## build 96
## top
module top(
    input wire clk,
    input wire reset,
    input wire [7:0] next_in,
    output wire [7:0] f
    );
Settings: LEC_CHECK=0, ABC_AREA=0, CAP_MARGIN=20, CORE_MARGIN=2, CORE_UTILIZATION=72, CTS_CLUSTER_DIAMETER=400, CTS_CLUSTER_SIZE=95, PLACE_DENSITY=0.8, SLEW_MARGIN=20; clock period 7.55 ns.
run.sh (not shown) runs the stock make flow with config.mk's settings and CLKGATE_MAP_FILE=.
Build 96 did not finish; a tool error ended it in clock tree synthesis (4_1_cts).
--- input diff build 96..build 74 ---
- swapping 72 for 40 in CORE_UTILIZATION
- clearing CTS_CLUSTER_SIZE, which used to be 95
- clearing CTS_CLUSTER_DIAMETER, which used to be 400
- clearing PLACE_DENSITY, which used to be 0.8
- clearing ABC_AREA, which used to be 0
- swapping 7.55 for 10.7 in the clock period (ns, I/O delays scaled along)
Comparing build 96 against build 74, there is no change at all in multiplexer fraction of the synthesized cell area.
Taking build 74 as 1.0, build 96 lands at 1.10 on cell area after placement.
From build 96 to build 74 the numbers moved as follows: post-DP HPWL went down, core area grew by 81%, area after synthesis shows no meaningful change, die area saw an increase, post-synthesis share of cell area spent on full adders, half adders and majority gates shows no meaningful change.
On placement-stage worst setup slack: between build 96 and build 74, it ends up lower for build 96.
In the flow results for build 96 and build 74, the row count is smaller on build 96.
Among build 96 and build 74, a clean, completed layout was produced by build 74 alone.
Build 96 did not run to completion, as it errored out during clock tree synthesis (4_1_cts).
The inputs of build 4 differ from those of build 74 as listed below.
- changing CORE_UTILIZATION from 40 to 70
- setting SETUP_SLACK_MARGIN to -0.36 for the first time
- changing the clock period (ns, I/O delays scaled along) from 10.7 to 5.28
==> results <==
- Status(build 4) = ERROR, stage = global routing (5_1_grt)
- Going from build 74 to build 4, area of the placeable core shrank by more than a quarter.
- Build 4 vs build 74 — floorplan utilization rose 30 points.
- Number of top-level pins: build 74 vs build 4, no meaningful difference
- Delta (build 4 minus build 74): overall chip area shrank by 42%; yosys cell count held steady; minimum setup slack after placement -5.28 ns.
- Between build 74 and build 4, the flow reports count of placed standard cells including taps increasing by a few percent.
--- input diff build 4..build 76 ---
- SETUP_SLACK_MARGIN now -0.41, was -0.36
- CORE_UTILIZATION now 72, was 70
- the clock period (ns, I/O delays scaled along) now 5.33, was 5.28
Notes after the runs:
Build 76 failed in global routing (5_1_grt) with GRT-0116. Of the two candidates, build 4 has the worse chip footprint and build 76 the better one. Build 76 vs build 4 — HPWL after detailed placement climbed by a little under 10%. Compared build 76 against build 4; number of distinct library cell variants in the gate-level netlist after synthesis within noise. Summary of the comparison: fraction of the core area occupied by cells at floorplan is higher in build 76, relative to build 4. Diff build 4 -> build 76: instance area after placement down about 1.1%, cell resize tally after clock tree synthesis up 34, width of the chip down 1.8 µm, area after synthesis flat, share of synthesized cell area in and, or, nand and nor gates flat.
The inputs of build 90 differ from those of build 76 as listed below.
- removing SETUP_SLACK_MARGIN (formerly -0.41)
- changing CORE_UTILIZATION from 72 to 58
- changing the clock period (ns, I/O delays scaled along) from 5.33 to 6.43
On die extent in y, the lower figure sits with build 76, not build 90.
Measured against build 76, the number of rows in the core area of build 90 comes out at 1.13 times the reference value.
In build 90, width of the chip is higher than in build 76.
In the reports for build 76 and build 90, the larger cell area reported after detailed placement belongs to build 90.
STATUS run=build 90 STAGES=ALL_DONE FINAL_CHECKS=FAILED CAUSE=setup timing
For die size, dividing the value from build 90 by the value from build 76 gives 1.2.
As far as synthesized flop and latch total goes, build 76 and build 90 are indistinguishable; the numbers are identical.
Looking at build 76 and build 90, the synthesized chip area reported by yosys is a wash.
Changes in build 79 relative to build 90:
- setting CTS_CLUSTER_DIAMETER to 86 for the first time
- setting ABC_AREA to 1 for the first time
- changing CORE_UTILIZATION from 58 to 40
- changing the clock period (ns, I/O delays scaled along) from 6.43 to 13.6
- Total power: build 90 and build 79 compared, higher one is build 90
- When build 79 is set beside build 90, its cell count listed in synth_stat.txt turns out to be 29% larger.
- Note that the post-route non-filler standard cell count recorded for build 79 amounts to 1.11 times the value seen in build 90.
- Build 79 ended with every stage complete and zero timing, DRC or antenna violations.
- Compared with build 90, in build 79 area fraction in full adders, half adders and majority gates did not really move, post-route worst hold slack shows a reduction of 0.014 ns, setup slack went up, number of global-route vias before repair down 4.5%, final total negative setup slack has increased.

========
top again, from the RTL that the note above started with.
==> flow/config.mk <==
export PLATFORM = sky130hd
export DESIGN_NAME = top
export DESIGN_NICKNAME = top
export VERILOG_FILES = /design/flow/design.v
export SDC_FILE = /design/flow/constraint.sdc
export NUM_CORES = 4
export LEC_CHECK = 0
export CAP_MARGIN = 20
export CELL_PAD_IN_SITES_DETAIL_PLACEMENT = 1
export CORE_ASPECT_RATIO = 2.0
export CORE_MARGIN = 2
export CORE_UTILIZATION = 33
export CTS_CLUSTER_DIAMETER = 392
export CTS_CLUSTER_SIZE = 98
export PLACE_DENSITY_LB_ADDON = 0.11
export SLEW_MARGIN = 20
export TNS_END_PERCENT = 15
==> flow/constraint.sdc <==
create_clock -name core_clock -period 12.0 [get_ports {clk}]
set_input_delay 2.4000 -clock core_clock [delete_from_list [all_inputs] [get_ports {clk}]]
set_output_delay 2.4000 -clock core_clock [all_outputs]
set_load 0.01 [all_outputs]
==> next run, changes <==
CELL_PAD_IN_SITES_DETAIL_PLACEMENT = default   (was 1)
CORE_ASPECT_RATIO = default   (was 2.0)
CORE_UTILIZATION = 72   (was 33)
CTS_CLUSTER_DIAMETER = default   (was 392)
CTS_CLUSTER_SIZE = default   (was 98)
PLACE_DENSITY = 0.66   (was default)
PLACE_DENSITY_LB_ADDON = default   (was 0.11)
TNS_END_PERCENT = default   (was 15)
clock period = 10.4 ns   (was 12.0 ns; I/O delays follow)
After rerunning: This time the run ran to the end with violations: setup timing. Final area increases by a few percent. Area after synthesis stays the same. Fmax increases by a few percent. Via count increases by roughly a tenth. Utilization increases by 49 points. Synthesized cell count is unchanged. Global-route usage increases by 21 points. Count of clock-buffer cells in the layout decreases by 4. Routed wire length decreases by a few percent. Setup slack is worse by 900 ps. Die area decreases by well over a third.
==> next run, changes <==
CORE_UTILIZATION = 40   (was 72)
PLACE_DENSITY = default   (was 0.66)
clock period = 11.6 ns   (was 10.4 ns; I/O delays follow)
Now the flow produced a clean layout.
Sequential power went down by 11%.
Worst setup slack gains 840 ps.
Design area is lower by 3.8%.
Global-route usage fell by 20 points.
Final cell count rose by 6.8%.
Maximum frequency is lower by 3.2%.
Sequential share of layout area rises by 1.1 points.

========
run 1:
top again, from the RTL that the note above started with.
Settings: LEC_CHECK=0, CAP_MARGIN=20, CELL_PAD_IN_SITES_DETAIL_PLACEMENT=1, CELL_PAD_IN_SITES_GLOBAL_PLACEMENT=0, CORE_ASPECT_RATIO=0.5, CORE_MARGIN=7, CORE_UTILIZATION=33, CTS_CLUSTER_DIAMETER=392, CTS_CLUSTER_SIZE=98, HOLD_SLACK_MARGIN=0.28, PLACE_DENSITY_LB_ADDON=0.11, SLEW_MARGIN=20, TNS_END_PERCENT=15; clock period 12.0 ns.
What run 2 does differently from run 1 at the input level:
Settings: a change of CORE_UTILIZATION from 33 to 67; a change of CTS_CLUSTER_SIZE from 98 to 20; a deleted CELL_PAD_IN_SITES_DETAIL_PLACEMENT that had been 1; a deleted PLACE_DENSITY_LB_ADDON that had been 0.11; a change of CTS_CLUSTER_DIAMETER from 392 to 133; a deleted HOLD_SLACK_MARGIN that had been 0.28; a deleted CORE_ASPECT_RATIO that had been 0.5; a change of CORE_MARGIN from 7 to 2; a deleted TNS_END_PERCENT that had been 15; a change of the clock period (ns, I/O delays scaled along) from 12.0 to 10.0.
## What came out
- Run 2 -> stages 100% | layout checks FAIL | setup timing
- Between run 1 and run 2, final design instance area without fill increased.
- Run 1 has higher sequential share of power than run 2.
- Required time reported for the critical path endpoint (run 2 over run 1): decrease, 1.99 ns
- Run 1 → run 2: wire length shrank by 2600 microns, fraction of area in multi-input gates went down 2.6 points, maximum frequency increased by 9.1% relative to the old numbers, non-clock buffer total of the final layout went up 158.
- Taking run 1 as the reference point, the hold slack of run 2 rises by 0.0064 ns.
Input changes introduced in run 3 (baseline for comparison: run 2):
Settings: CORE_UTILIZATION changed from 67 to 42; TNS_END_PERCENT newly set to 30; CELL_PAD_IN_SITES_GLOBAL_PLACEMENT changed from 0 to 1; ABC_AREA newly set to 1; SLEW_MARGIN changed from 20 to 35; CTS_CLUSTER_SIZE changed from 20 to 98; CTS_CLUSTER_DIAMETER changed from 133 to 351.
Notes after the runs:
Run 2: complete, dirty (setup timing). Run 3 | stages: all done | timing, DRC, antenna: all pass. A critical-path cell with the highest stage delay of sky130_fd_sc_hd__edfxtp_1 is what run 3 shows, while sky130_fd_sc_hd__or4_4 belongs to run 2. Looking at run 2 and run 3, the summed instance area of the synthesized netlist is a wash. Sort run 2 and run 3 by floorplan net count, ascending, and run 2 comes first. Compared to run 2, the routing of run 3 uses more wire. Side by side, largest fanout of any net on the critical path turned out higher in run 3 than in run 2. Clock period minus final worst setup slack ended up 1.42 ns lower on run 3 than on run 2. As of run 3, cell count after synthesis had risen by more than a quarter compared to run 2. | leakage dissipation | run 3 vs run 2 | better |. On post-route DRC violation count, run 2 and run 3 are neck and neck. Data required time at the worst endpoint across run 2 and run 3: no real change. Fill cell total of the finished layout is lower on run 2.
The following lists how run 4 was set up differently from run 3:
Settings: changing CORE_UTILIZATION from 42 to 72; changing CTS_CLUSTER_DIAMETER from 351 to 133; removing TNS_END_PERCENT (formerly 30); setting MAX_ROUTING_LAYER to met4 for the first time; changing CTS_CLUSTER_SIZE from 98 to 20; changing SLEW_MARGIN from 35 to 20; changing CELL_PAD_IN_SITES_GLOBAL_PLACEMENT from 1 to 0; setting SETUP_SLACK_MARGIN to 2.89 for the first time; setting PLACE_DENSITY_LB_ADDON to 0.01 for the first time.
Findings:
Run 4 did not finish; a tool error ended it in global routing (5_1_grt).
Cell area reported after detailed placement went up slightly going from run 3 to run 4.
Reported for run 4 and run 3, average cell area after synthesis turned out identical to the last digit.
Taking run 3 as the reference, in run 4 die extent in y has decreased; die size lower; cell count after placement went down by about 8%; routability congestion estimate from global placement now larger.
Run 3 -> run 4: distinct cell type count of the synthesized netlist delta 0, exact match
On floorplan-stage core utilization, the lower figure sits with run 3, not run 4.
From run 3 to run 4, post-synthesis instance area did not move at all.
Against run 3, run 4 comes in about 40% lower on floorplan core area.
As far as number of buffers on the longest clock path goes, run 4 and run 3 are indistinguishable; the numbers are identical.

========
top again, from the RTL that the note above started with.
export LEC_CHECK = 0
export CAP_MARGIN = 20
export CELL_PAD_IN_SITES_DETAIL_PLACEMENT = 1
export CELL_PAD_IN_SITES_GLOBAL_PLACEMENT = 2
export CORE_ASPECT_RATIO = 0.5
export CORE_MARGIN = 7
export CORE_UTILIZATION = 33
export CTS_CLUSTER_DIAMETER = 392
export CTS_CLUSTER_SIZE = 98
export PLACE_DENSITY_LB_ADDON = 0.11
export SLEW_MARGIN = 20
export TNS_END_PERCENT = 15
create_clock -name core_clock -period 12.0 [get_ports {clk}]
Then changed:
Settings changed: CELL_PAD_IN_SITES_DETAIL_PLACEMENT 1 to 0, CELL_PAD_IN_SITES_GLOBAL_PLACEMENT 2 to 1, PLACE_DENSITY from default to 0.89, PLACE_DENSITY_LB_ADDON 0.11 to default.
Effect:
- power climbs by about 0.8%
- die area stays the same
- non-clock buffer count drops by 20
- sequential power climbs by about 0.6%
- cell area drops by 1.6%
- routed wire length drops by about 19%
- clock-buffer cell count drops by 2
- fmax climbs by 1.9%
- via count drops by about 0.9%
- register-to-register slack improved by 0.22 ns
- core utilization drops by 0.63 points
Then changed:
Settings changed: CELL_PAD_IN_SITES_DETAIL_PLACEMENT 0 to default, CELL_PAD_IN_SITES_GLOBAL_PLACEMENT 1 to default, CORE_ASPECT_RATIO 0.5 to default, CORE_MARGIN 7 to 2, CORE_UTILIZATION 33 to 65, CTS_CLUSTER_DIAMETER 392 to default, CTS_CLUSTER_SIZE 98 to default, PLACE_DENSITY 0.89 to 0.36, TNS_END_PERCENT 15 to default.
Clock period 12.0 ns to 11.3 ns, I/O delays scaled along.
Outcome: Cell count is lower by 13%. Area after synthesis does not change. Die area is lower by about 54%. Clock skew is lower by 0.0055 ns. Wire length is higher by 1.6%. Maximum frequency is higher by 4.3%. Core utilization is higher by 35 points. Design area is lower by 0.60%.
Then changed:
Settings changed: ABC_AREA from default to 1, CORE_UTILIZATION 65 to 72, PLACE_DENSITY 0.36 to default.
Clock period 11.3 ns to 13.2 ns, I/O delays scaled along.
Design area decreases by about 3%.
Total power decreases by 12%.
Global-route usage increases by 6.7 points.
Worst hold slack loses 0.029 ns.

========
top again, from the RTL that the note above started with.
==> flow/design.v (excerpt) <==
module top(
    input wire clk,
    input wire reset,
    input wire [7:0] next_in,
    output wire [7:0] f
    );
Settings: LEC_CHECK=0, ABC_AREA=1, CAP_MARGIN=20, CORE_MARGIN=2, CORE_UTILIZATION=72, PLACE_DENSITY_LB_ADDON=0.02, SLEW_MARGIN=20, TNS_END_PERCENT=10; clock period 7.55 ns.
The baseline aborted during global routing (5_1_grt).
==> next run, changes <==
Settings changed: ABC_AREA 1 to unset, CORE_UTILIZATION 72 to 40, PLACE_DENSITY_LB_ADDON 0.02 to unset, TNS_END_PERCENT 10 to unset.
Clock period 7.55 ns to 12.0 ns, I/O delays scaled along.
What happened: The new run produced a clean layout. Area after synthesis hardly moves. Synthesized cell count went down by 22%. Die size went up by 77%.
==> next run, changes <==
Settings changed: CELL_PAD_IN_SITES_DETAIL_PLACEMENT set to 1, CELL_PAD_IN_SITES_GLOBAL_PLACEMENT set to 0, CORE_ASPECT_RATIO set to 0.5, CORE_MARGIN 2 to 7, CORE_UTILIZATION 40 to 56, CTS_CLUSTER_DIAMETER set to 392, CTS_CLUSTER_SIZE set to 98, PLACE_DENSITY_LB_ADDON set to 0.11, TNS_END_PERCENT set to 15.
Result: Wire length rises by 43%. Die size goes down by 17%. Clock power falls by about 3%. Cell count came out lower by 5.9%. Combinational power is higher by 22%. Final area hardly moves. First-iteration DRC count rises by 52%. Global-route usage increases by 13 points. Area after synthesis is unchanged. Worst setup slack gets worse by 0.39 ns.
==> next run, changes <==
Settings changed: CELL_PAD_IN_SITES_GLOBAL_PLACEMENT 0 to unset, CORE_UTILIZATION 56 to 33, CTS_CLUSTER_SIZE 98 to 16, TNS_END_PERCENT 15 to unset.
The changed run completed with no timing, DRC or antenna violations.
Power fell by a little under a tenth.
Worst setup slack gets better by 0.27 ns.
Hold slack gets worse by 0.016 ns.
Register-to-register slack gets better by 0.27 ns.
Sequential power fell by a few percent.
Cell area rose slightly.

========
Starting RTL as in the previous note.
clock: 10.0 ns
lec_check: 0
abc_area: 1
cap_margin: 20
cell_pad_in_sites_detail_placement: 1
cell_pad_in_sites_global_placement: 1
core_aspect_ratio: 1.2
core_margin: 2
core_utilization: 42
cts_cluster_diameter: 133
cts_cluster_size: 46
gpl_routability_driven: 0
gpl_timing_driven: 0
max_routing_layer: met4
slew_margin: 20
tns_end_percent: 20
The baseline finished with timing, DRC and antenna clean.
==> next run, changes <==
ABC_AREA = unset   (was 1)
CELL_PAD_IN_SITES_DETAIL_PLACEMENT = unset   (was 1)
CORE_ASPECT_RATIO = unset   (was 1.2)
CTS_CLUSTER_SIZE = 20   (was 46)
GPL_ROUTABILITY_DRIVEN = unset   (was 0)
TNS_END_PERCENT = unset   (was 20)
=> With this change the flow reached the layout checks and failed them: negative setup slack. Count of clock-buffer cells in the layout stays the same. Global-route usage goes down by 3.9 points. Synthesized area stays flat.
==> next run, changes <==
ABC_AREA = 1   (was unset)
CORE_ASPECT_RATIO = 1.95   (was unset)
CORE_UTILIZATION = 61   (was 42)
CTS_CLUSTER_DIAMETER = 351   (was 133)
CTS_CLUSTER_SIZE = 98   (was 20)
GPL_TIMING_DRIVEN = unset   (was 0)
MAX_ROUTING_LAYER = unset   (was met4)
PLACE_DENSITY = 0.37   (was unset)
SLEW_MARGIN = 35   (was 20)
TNS_END_PERCENT = 30   (was unset)
After rerunning: Now the flow ran to the end with no violations. Routed wire length climbs by 2.3%. Design area drops by about 7%. Combinational power stays flat. Die area drops by 30%. Sequential power drops by about 2%. Power climbs by 6.5%. Final cell count climbs by 11%. Synthesized area hardly moves. Register-to-register slack is better by 1.2 ns.
==> next run, changes <==
ABC_AREA = unset   (was 1)
CORE_ASPECT_RATIO = unset   (was 1.95)
CORE_UTILIZATION = 42   (was 61)
CTS_CLUSTER_DIAMETER = 133   (was 351)
CTS_CLUSTER_SIZE = 20   (was 98)
PLACE_DENSITY = unset   (was 0.37)
SLEW_MARGIN = 20   (was 35)
TNS_END_PERCENT = unset   (was 30)
What happened:
- Now the flow finished but failed the layout checks on negative setup slack
- fmax falls by 10%
- core utilization falls by 14 points
- setup slack is worse by 1.1 ns
- area after synthesis is about the same
- critical path depth rises by 7
- wire length falls by 0.42%
==> next run, changes <==
ABC_AREA = 1   (was unset)
CORE_UTILIZATION = 59   (was 42)
CTS_CLUSTER_DIAMETER = 351   (was 133)
CTS_CLUSTER_SIZE = 98   (was 20)
PLACE_DENSITY = 0.85   (was unset)
SETUP_SLACK_MARGIN = 0.85   (was unset)
SLEW_MARGIN = 35   (was 20)
TNS_END_PERCENT = 30   (was unset)
After rerunning: With this change the flow ran to the end with no violations; non-clock buffer count came out lower by 197; global-route usage increases by 7.5 points; wire length falls by 4.6%; cell count is higher by about 4.6%; critical path depth is lower by 10; power shrinks by about 5.6%; combinational power came out lower by 4.7%; clock-buffer cell count rose by 2; cell area is lower by about 10%.
==> next run, changes <==
CELL_PAD_IN_SITES_GLOBAL_PLACEMENT = 0   (was 1)
CORE_UTILIZATION = 72   (was 59)
CTS_CLUSTER_DIAMETER = 133   (was 351)
CTS_CLUSTER_SIZE = 20   (was 98)
PLACE_DENSITY = unset   (was 0.85)
PLACE_DENSITY_LB_ADDON = 0.2   (was unset)
SETUP_SLACK_MARGIN = unset   (was 0.85)
SLEW_MARGIN = 20   (was 35)
TNS_END_PERCENT = unset   (was 30)
Result: The changed run finished clean. Setup slack loses 0.66 ns. Clock skew is about the same. Total power increases by 6.3%.
Power and IR drop assume default switching activity.
